==> v19: inputs <==
==> flow/design.v <==
module seven_seg(en,in,seg);
input [3:0] in;
input en;
output [7:0] seg;
reg [7:0] seg;
always@(en or in)
begin
 if (!en) seg=8'b11111111;
 else case(in)
 4'd0: seg=8'b11000000;
 4'd1: seg=8'b11111001;
 4'd2: seg=8'b10100100;
 4'd3: seg=8'b10110000;
 4'd4: seg=8'b10011001;
 4'd5: seg=8'b10010010;
 4'd6: seg=8'b10000010;
 4'd7: seg=8'b11011000;
 4'd8: seg=8'b10000000;
 4'd9: seg=8'b10010000;
 default: seg=8'b11111111;
 endcase
 end
 endmodule 
module seven_seg_dot (en,in,seg);
input [3:0] in;
input en;
output [7:0] seg;
reg [7:0] seg;
always@(en or in)
begin
 if (!en) seg=8'b11111111;
 else case(in)
 4'd0: seg=8'b01000000;
 4'd1: seg=8'b01111001;
 4'd2: seg=8'b00100100;
 4'd3: seg=8'b00110000;
 4'd4: seg=8'b00011001;
 4'd5: seg=8'b00010010;
 4'd6: seg=8'b00000010;
 4'd7: seg=8'b01011000;
 4'd8: seg=8'b00000000;
 4'd9: seg=8'b00010000;
 default: seg=8'b11111111;
 endcase
 end
 endmodule 
module bcd_8421 (clk, rst, data, unit, ten, hun, thou, ten_thou, hun_thou);
input clk, rst;
input [19:0] data;
output [3:0] unit, ten, hun, thou, ten_thou, hun_thou;
reg [5:0]  cnt_shift;
reg [43:0] data_shift;  
reg        shift_sig;
reg [3:0]  unit, ten, hun, thou, ten_thou, hun_thou;
always@(posedge clk or posedge rst)
if (rst)
cnt_shift <= 5'd0;
else if (cnt_shift == 5'd21 && shift_sig == 1'b0)
cnt_shift <= 5'd0;
else if (shift_sig == 1'b0)
cnt_shift <= cnt_shift +1'b1;
else 
cnt_shift <= cnt_shift;
always@(posedge clk or posedge rst)
if (rst)
data_shift <= 44'b0;
else if (cnt_shift == 5'd0 && shift_sig == 1'b0)
data_shift <= {24'd0, data};
else if ((cnt_shift <= 5'd20) && (shift_sig == 1'b1))
begin
data_shift[23:20] <= (data_shift[23:20] > 4'b0100)?(data_shift[23:20] + 4'b0011):(data_shift[23:20]);
data_shift[27:24] <= (data_shift[27:24] > 4'b0100)?(data_shift[27:24] + 4'b0011):(data_shift[27:24]);
data_shift[31:28] <= (data_shift[31:28] > 4'b0100)?(data_shift[31:28] + 4'b0011):(data_shift[31:28]);
data_shift[35:32] <= (data_shift[35:32] > 4'b0100)?(data_shift[35:32] + 4'b0011):(data_shift[35:32]);
data_shift[39:36] <= (data_shift[39:36] > 4'b0100)?(data_shift[39:36] + 4'b0011):(data_shift[39:36]);
data_shift[43:40] <= (data_shift[43:40] > 4'b0100)?(data_shift[43:40] + 4'b0011):(data_shift[43:40]);
end
else if ((cnt_shift <= 5'd20) && (shift_sig == 1'b0))
data_shift <= data_shift << 1;
else 
data_shift <= data_shift;
always@(posedge clk or posedge rst)
if(rst == 1'b1)
shift_sig <= 1'b1;
else 
shift_sig <= ~shift_sig;
always@(posedge clk or posedge rst)
if(rst)
begin
unit <= 4'd0;
ten  <= 4'd0;
hun  <= 4'd0;
thou <= 4'd0;
ten_thou <= 4'd0;
hun_thou <= 4'd0;
end
else if (cnt_shift == 5'd21)
begin
 unit  <= data_shift[23:20];
 ten   <= data_shift[27:24];
 hun   <= data_shift[31:28];
 thou  <= data_shift[35:32];
 ten_thou <= data_shift[39:36];
 hun_thou <= data_shift[43:40];
 end
 endmodule
module adc_3008(clk, rst, cs, mosi, sck, miso, start, seg0, seg1, seg2, seg3, seg4, seg5); 
input clk, rst;
input miso;
input start;
output reg cs;
output reg mosi, sck;
output [7:0] seg0, seg1, seg2, seg3, seg4, seg5;
reg [2:0] state;     
reg [7:0] cnt_clk;   
reg [4:0] cnt_sck;   
reg [3:0] cnt_bit;   
reg [2:0] cnt_byte; 
reg rd_sig;          
reg [10:0] data_reg; 
reg [9:0] data_out;  
reg send_data_sig;   
reg [31:0] cnt;      
reg start_sig;       
wire [3:0] unit;
wire [3:0] ten; 
wire [3:0] hun; 
wire [3:0] thou; 
wire [3:0] ten_thou;
wire [3:0] hun_thou;
wire [19:0] data_bcd;
wire [19:0] data_bcd_vol;
assign data_bcd = {10'b0, data_out};
assign data_bcd_vol = (data_bcd*20'd479)/20'd1023;
parameter [2:0] INTIAL = 3'd0,
                WAIT_START = 3'd1,
                WRITE = 3'd2,
		READ = 3'd3,
		WAIT_END = 3'd4,
		END = 3'd5;
parameter WR_IN = 11'b000001_10010;
parameter cnt_clk_max = 8'd219;
parameter cnt_max = 32'd1_999;
always@(posedge clk or posedge rst)
if (rst)
cnt <= 32'd0;
else if (cnt == cnt_max)
cnt <= 32'd0;
else if (start == 1'b1)
cnt <= cnt + 1'b1;
always@(posedge clk or posedge rst)
if (rst)
start_sig <= 1'b0;
else if (start == 1'b1 && cnt == cnt_max)  
start_sig <= 1'b1;
else 
start_sig <= 1'b0;
always@(posedge clk or posedge rst)
if (rst)
state <= INTIAL;
else 
case(state)
INTIAL: if (start_sig == 1'b1)
        state <= WAIT_START;
		  else 
		  state <= INTIAL;
WAIT_START: if (cnt_byte == 3'd0 && cnt_clk == cnt_clk_max)
            state <= WRITE;
            else 
            state <= WAIT_START;			
WRITE: if (cnt_byte == 3'd1 && cnt_clk == cnt_clk_max)
       state <= READ;
	   else 
	   state <= WRITE;
READ: if (cnt_byte == 3'd2 && cnt_clk == cnt_clk_max)
      state <= WAIT_END;
      else 
      state <= READ;	  
WAIT_END: if (cnt_byte == 3'd3 && cnt_clk == cnt_clk_max)
          state <= END;
		    else 
		    state <= WAIT_END;
END: if (cnt_byte == 3'd4 && cnt_clk == cnt_clk_max)
     state <= INTIAL;
     else 
     state <= END;
default: state <= INTIAL;
endcase
always@(posedge clk or posedge rst)
if (rst)
cnt_clk <= 8'd0;
else if (state == INTIAL)
cnt_clk <= 8'd0;
else if (cnt_clk == cnt_clk_max) 
cnt_clk <= 8'd0;
else if (state != INTIAL)
cnt_clk <= cnt_clk + 1'b1;
always@(posedge clk or posedge rst)
if (rst)
cnt_byte <= 3'd0;
else if (cnt_byte == 3'd4 && cnt_clk == cnt_clk_max)
cnt_byte <= 3'd0;
else if (cnt_clk == cnt_clk_max)
cnt_byte <= cnt_byte + 1'b1;
always@(posedge clk or posedge rst)
if (rst)
cnt_sck <= 5'd0;
else if (state == WRITE && cnt_byte == 3'd1 && cnt_sck == 5'd19)
cnt_sck <= 5'd0;
else if (state ==READ && cnt_byte == 3'd2 && cnt_sck == 5'd19)
cnt_sck <= 5'd0;
else if (state == WRITE && cnt_byte == 3'd1)
cnt_sck <= cnt_sck + 1'b1;
else if (state ==READ && cnt_byte == 3'd2)
cnt_sck <= cnt_sck + 1'b1;
else 
cnt_sck <= 1'b0;
always@(posedge clk or posedge rst)
if (rst)
sck <= 1'b0;
else if (cnt_sck == 5'd0 && cnt_byte == 3'd3)
sck <= 1'b0;
else if (cnt_sck == 5'd0 && cnt_byte == 3'd1 && cnt_bit >= 4'd5)
sck <= 1'b0;
else if (cnt_sck == 5'd10 && cnt_byte == 3'd1 && cnt_bit >= 4'd5)
sck <= 1'b1;
else if (cnt_sck == 5'd0 && cnt_byte == 3'd2)
sck <= 1'b0;
else if (cnt_sck == 5'd10 && cnt_byte == 3'd2)
sck <= 1'b1;
else 
sck <= sck;
always@(posedge clk or posedge rst)
if (rst)
cnt_bit <= 4'd0;
else if (cnt_bit == 4'd10 && cnt_sck == 5'd10)
cnt_bit <= 4'd0;
else if (cnt_sck == 5'd10)
cnt_bit <= cnt_bit + 1'b1;
always@(posedge clk or posedge rst)
if (rst)
cs <= 1'b1;
else if (start_sig == 1'b1)
cs <= 1'b0;
else if (cnt_byte == 3'd3 && cnt_clk == cnt_clk_max && state == WAIT_END)
cs <= 1'b1;
always@(posedge clk or posedge rst)
if (rst)
mosi <= 1'b0;
else if (state == WRITE && cnt_byte == 4'd1 && cnt_sck == 5'd0)
mosi <= WR_IN[10-cnt_bit];
else if (state != WRITE)
mosi <= 1'b0;
always@(posedge clk or posedge rst)
if (rst)
rd_sig <= 1'b0;
else if (state == READ && cnt_byte == 4'd2 && cnt_sck == 5'd9)
rd_sig <= 1'b1;
else 
rd_sig <= 1'b0;
always@(posedge clk or posedge rst)
if (rst)
data_reg <= 11'd0;
else if (rd_sig == 1'b1)
data_reg <= {data_reg[9:0], miso};
always@(posedge clk or posedge rst)
if (rst)
send_data_sig <= 1'b0;
else if (cnt_byte == 4'd2 && cnt_clk == cnt_clk_max)
send_data_sig <= 1'b1;
else 
send_data_sig <= 1'b0;
always@(posedge clk or posedge rst)
if (rst)
data_out <= 10'd0;
else if (send_data_sig == 1'b1)
data_out <= data_reg[9:0];
else 
data_out <= data_out;
bcd_8421 bcd_8421_inst(
.clk(clk), 
.rst(rst), 
.data(data_bcd_vol), 
.unit(unit), 
.ten(ten), 
.hun(hun), 
.thou(thou), 
.ten_thou(ten_thou), 
.hun_thou(hun_thou)
);
seven_seg s0(
.en(1'b1),
.in(unit), 
.seg(seg0));
seven_seg s1(
.en(1'b1),
.in(ten), 
.seg(seg1));
seven_seg_dot s2(
.en(1'b1),
.in(hun), 
.seg(seg2));
seven_seg s3(
.en(1'b1),
.in(thou), 
.seg(seg3));
seven_seg s4(
.en(1'b1),
.in(ten_thou), 
.seg(seg4));
seven_seg s5(
.en(1'b1),
.in(hun_thou), 
.seg(seg5));
endmodule
==> flow/run.sh <==
#!/bin/bash
# the make line also repeats each setting of config.mk as NAME=value (left out here)
make -C /OpenROAD-flow-scripts/flow DESIGN_CONFIG=/design/flow/config.mk WORK_HOME=/design/flow/orfs CLKGATE_MAP_FILE= finish
==> flow/config.mk <==
export PLATFORM = sky130hd
export DESIGN_NAME = adc_3008
export DESIGN_NICKNAME = adc_3008
export VERILOG_FILES = /design/flow/design.v
export SDC_FILE = /design/flow/constraint.sdc
export NUM_CORES = 4
export LEC_CHECK = 0
export ABC_AREA = 1
export CAP_MARGIN = 20
export CORE_ASPECT_RATIO = 1.05
export CORE_MARGIN = 2
export CORE_UTILIZATION = 19
export SETUP_SLACK_MARGIN = 2.23
export SLEW_MARGIN = 20
==> flow/constraint.sdc <==
create_clock -name core_clock -period 9.27 [get_ports {clk}]
set_input_delay 1.8540 -clock core_clock [delete_from_list [all_inputs] [get_ports {clk}]]
set_output_delay 1.8540 -clock core_clock [all_outputs]
set_load 0.01 [all_outputs]
==> v6 (differences from v19) <==
Settings changed: ABC_AREA 1 to not set, CORE_ASPECT_RATIO 1.05 to not set, CORE_UTILIZATION 19 to 60, SETUP_SLACK_MARGIN 2.23 to 3.32.
==> flow/constraint.sdc (replaced) <==
create_clock -name core_clock -period 11.4 [get_ports {clk}]
set_input_delay 2.2800 -clock core_clock [delete_from_list [all_inputs] [get_ports {clk}]]
set_output_delay 2.2800 -clock core_clock [all_outputs]
set_load 0.01 [all_outputs]
==> v17 (differences from v19) <==
Settings changed: CORE_ASPECT_RATIO 1.05 to not set, CORE_UTILIZATION 19 to 67, CTS_CLUSTER_DIAMETER set to 371, CTS_CLUSTER_SIZE set to 100, SETUP_SLACK_MARGIN 2.23 to not set.
==> flow/constraint.sdc (replaced) <==
create_clock -name core_clock -period 7.6 [get_ports {clk}]
set_input_delay 1.5200 -clock core_clock [delete_from_list [all_inputs] [get_ports {clk}]]
set_output_delay 1.5200 -clock core_clock [all_outputs]
set_load 0.01 [all_outputs]
==> results <==
                                                                          v19                       v17                 v6
Run status                                           finished with violations  finished with violations     finished clean
Violated checks                                                  setup timing              setup timing                  -
Tally of unique sky130hd cells used after synthesis                        57                        57                106
Leading power group                                          sequential cells         the clock network  the clock network
Adder-cell share of the synthesized area                                15.1%                     15.1%              15.1%
Highest clock rate                                                    107 MHz                  99.3 MHz           94.9 MHz
Inst Count DP                                                            3019                      2436               1914
Total clock network power                                            0.674 mW                  0.892 mW           0.588 mW
Tapcells inserted                                                         918                       270                285
Detailed placement HPWL                                         24600 microns             25600 microns      23800 microns
Register-to-register setup slack                                       -50 ps                  -2470 ps             870 ps
Average footprint of a synthesized cell                            7.08 sq um                7.08 sq um         8.54 sq um
Total global routing track utilization                                  8.83%                     33.5%              28.0%
Internal power summed over all cells                                  1.10 mW                   1.38 mW           0.929 mW
Hold WS                                                                443 ps                    401 ps             398 ps
Core utilization of the finished layout                                 26.4%                     90.4%              75.3%

==> inputs of build 52 <==
// adc_3008: RTL as listed in full above, without the edits since
clock: 19.1 ns
lec_check: 0
abc_area: 1
cap_margin: 20
cell_pad_in_sites_detail_placement: 0
cell_pad_in_sites_global_placement: 1
core_aspect_ratio: 1.05
core_margin: 2
core_utilization: 15
cts_cluster_size: 95
gpl_routability_driven: 0
gpl_timing_driven: 0
max_routing_layer: met4
setup_slack_margin: 1.33
slew_margin: 20
tns_end_percent: 40
run.sh (not shown) runs the stock make flow with config.mk's settings and CLKGATE_MAP_FILE=.
==> build 6: changes against build 52 <==
==> flow/config.mk (replaced) <==
export PLATFORM = sky130hd
export DESIGN_NAME = adc_3008
export DESIGN_NICKNAME = adc_3008
export VERILOG_FILES = /design/flow/design.v
export SDC_FILE = /design/flow/constraint.sdc
export NUM_CORES = 4
export LEC_CHECK = 0
export CAP_MARGIN = 20
export CORE_MARGIN = 2
export CORE_UTILIZATION = 67
export CTS_CLUSTER_SIZE = 26
export SLEW_MARGIN = 20
==> flow/constraint.sdc (replaced) <==
create_clock -name core_clock -period 12.8 [get_ports {clk}]
set_input_delay 2.5600 -clock core_clock [delete_from_list [all_inputs] [get_ports {clk}]]
set_output_delay 2.5600 -clock core_clock [all_outputs]
set_load 0.01 [all_outputs]
==> build 79: changes against build 52 <==
==> flow/config.mk (replaced) <==
export PLATFORM = sky130hd
export DESIGN_NAME = adc_3008
export DESIGN_NICKNAME = adc_3008
export VERILOG_FILES = /design/flow/design.v
export SDC_FILE = /design/flow/constraint.sdc
export NUM_CORES = 4
export LEC_CHECK = 0
export CAP_MARGIN = 20
export CORE_MARGIN = 2
export CORE_UTILIZATION = 9
export SLEW_MARGIN = 20
==> flow/constraint.sdc (replaced) <==
create_clock -name core_clock -period 31.8 [get_ports {clk}]
set_input_delay 6.3600 -clock core_clock [delete_from_list [all_inputs] [get_ports {clk}]]
set_output_delay 6.3600 -clock core_clock [all_outputs]
set_load 0.01 [all_outputs]
==> notes.md <==
The flow run is done. The run finished with no timing, DRC or antenna violations. The synthesized netlist devotes 4.83% of its cell area to XOR and XNOR gates. The routed wirelength on the met1 layer is recorded as 15.1 mm. Of the total power, combinational logic draws 3.5%. Headroom to the max-slew limit landed at 33.8%. Total number of vias landed at 12,100. Average vias per placed instance landed at 6.34. The final critical path takes up 94.0% of the cycle.

Detailed router's first-iteration violation count landed at 896. Buffers plus inverters on the worst setup path landed at 5. Ranked by total cell area, the synthesized netlist is headed by dfrtp_1 28%, ha_1 9.3%, fa_1 5.7%, o21ai_0 4.1%, a21oi_1 4.0%.
[end of results for build 6]
==> notes.md <==
The flow run is done. The run finished with no timing, DRC or antenna violations. Power drawn by the sequential cells landed at 208 µW. The launch point of the worst register-to-register path is recorded as data_out[2]. Headroom to the max-slew limit landed at 31.6%.

Per STA, the startpoint of the critical path is data_out[2]. The largest cell class by area is combinational gates. Buffers plus inverters on the worst setup path landed at 5.

Tally of non-filler cells in the final layout landed at 3,666. Detailed router's first-iteration violation count landed at 1,020. Detailed-routing wirelength on met1 landed at 16.2 mm.

By area the synthesized netlist is led by dfrtp_1 28%, ha_1 9.3%, fa_1 5.7%, o21ai_0 4.1%, a21oi_1 4.0%. The final timing summary puts the cycle share of the worst path at 39.0%. The synthesized netlist devotes 4.83% of its cell area to XOR and XNOR gates.

Number of cells produced by synthesis landed at 1,615. Combinational fraction of design power landed at 3.3%.
[end of results for build 79]
==> notes.md <==
The flow run is done. The detailed router put a total of 16.5 mm of wire on met1. Xor and xnor area share after synthesis landed at 3.19%. The worst path uses 55.4% of the clock period.

Routed length on met2 landed at 15.5 mm. Deepest clock path buffer count landed at 2. 1,408 cells are multi-input combinational gates. The OpenROAD report gives the critical path a required time of 19.48 ns. Detailed router's first-iteration violation count landed at 522. Buffers plus inverters on the worst setup path landed at 8. Yosys-reported design area after synthesis landed at 0.0137 mm².

Combinational logic is responsible for 4.1% of the overall power. The run finished with no timing, DRC or antenna violations. Across all checked pins, the minimum headroom to the slew limit is 48.2%. The clock period could shrink to 10.59 ns.

The script logs the ratio of routed vias to standard cells as 3.69. Post-place instance area landed at 0.0158 mm². Static power due to leakage landed at 0.00771 µW.
[end of results for build 52]
No activity file was given, so power comes from the tool's default toggle rates.
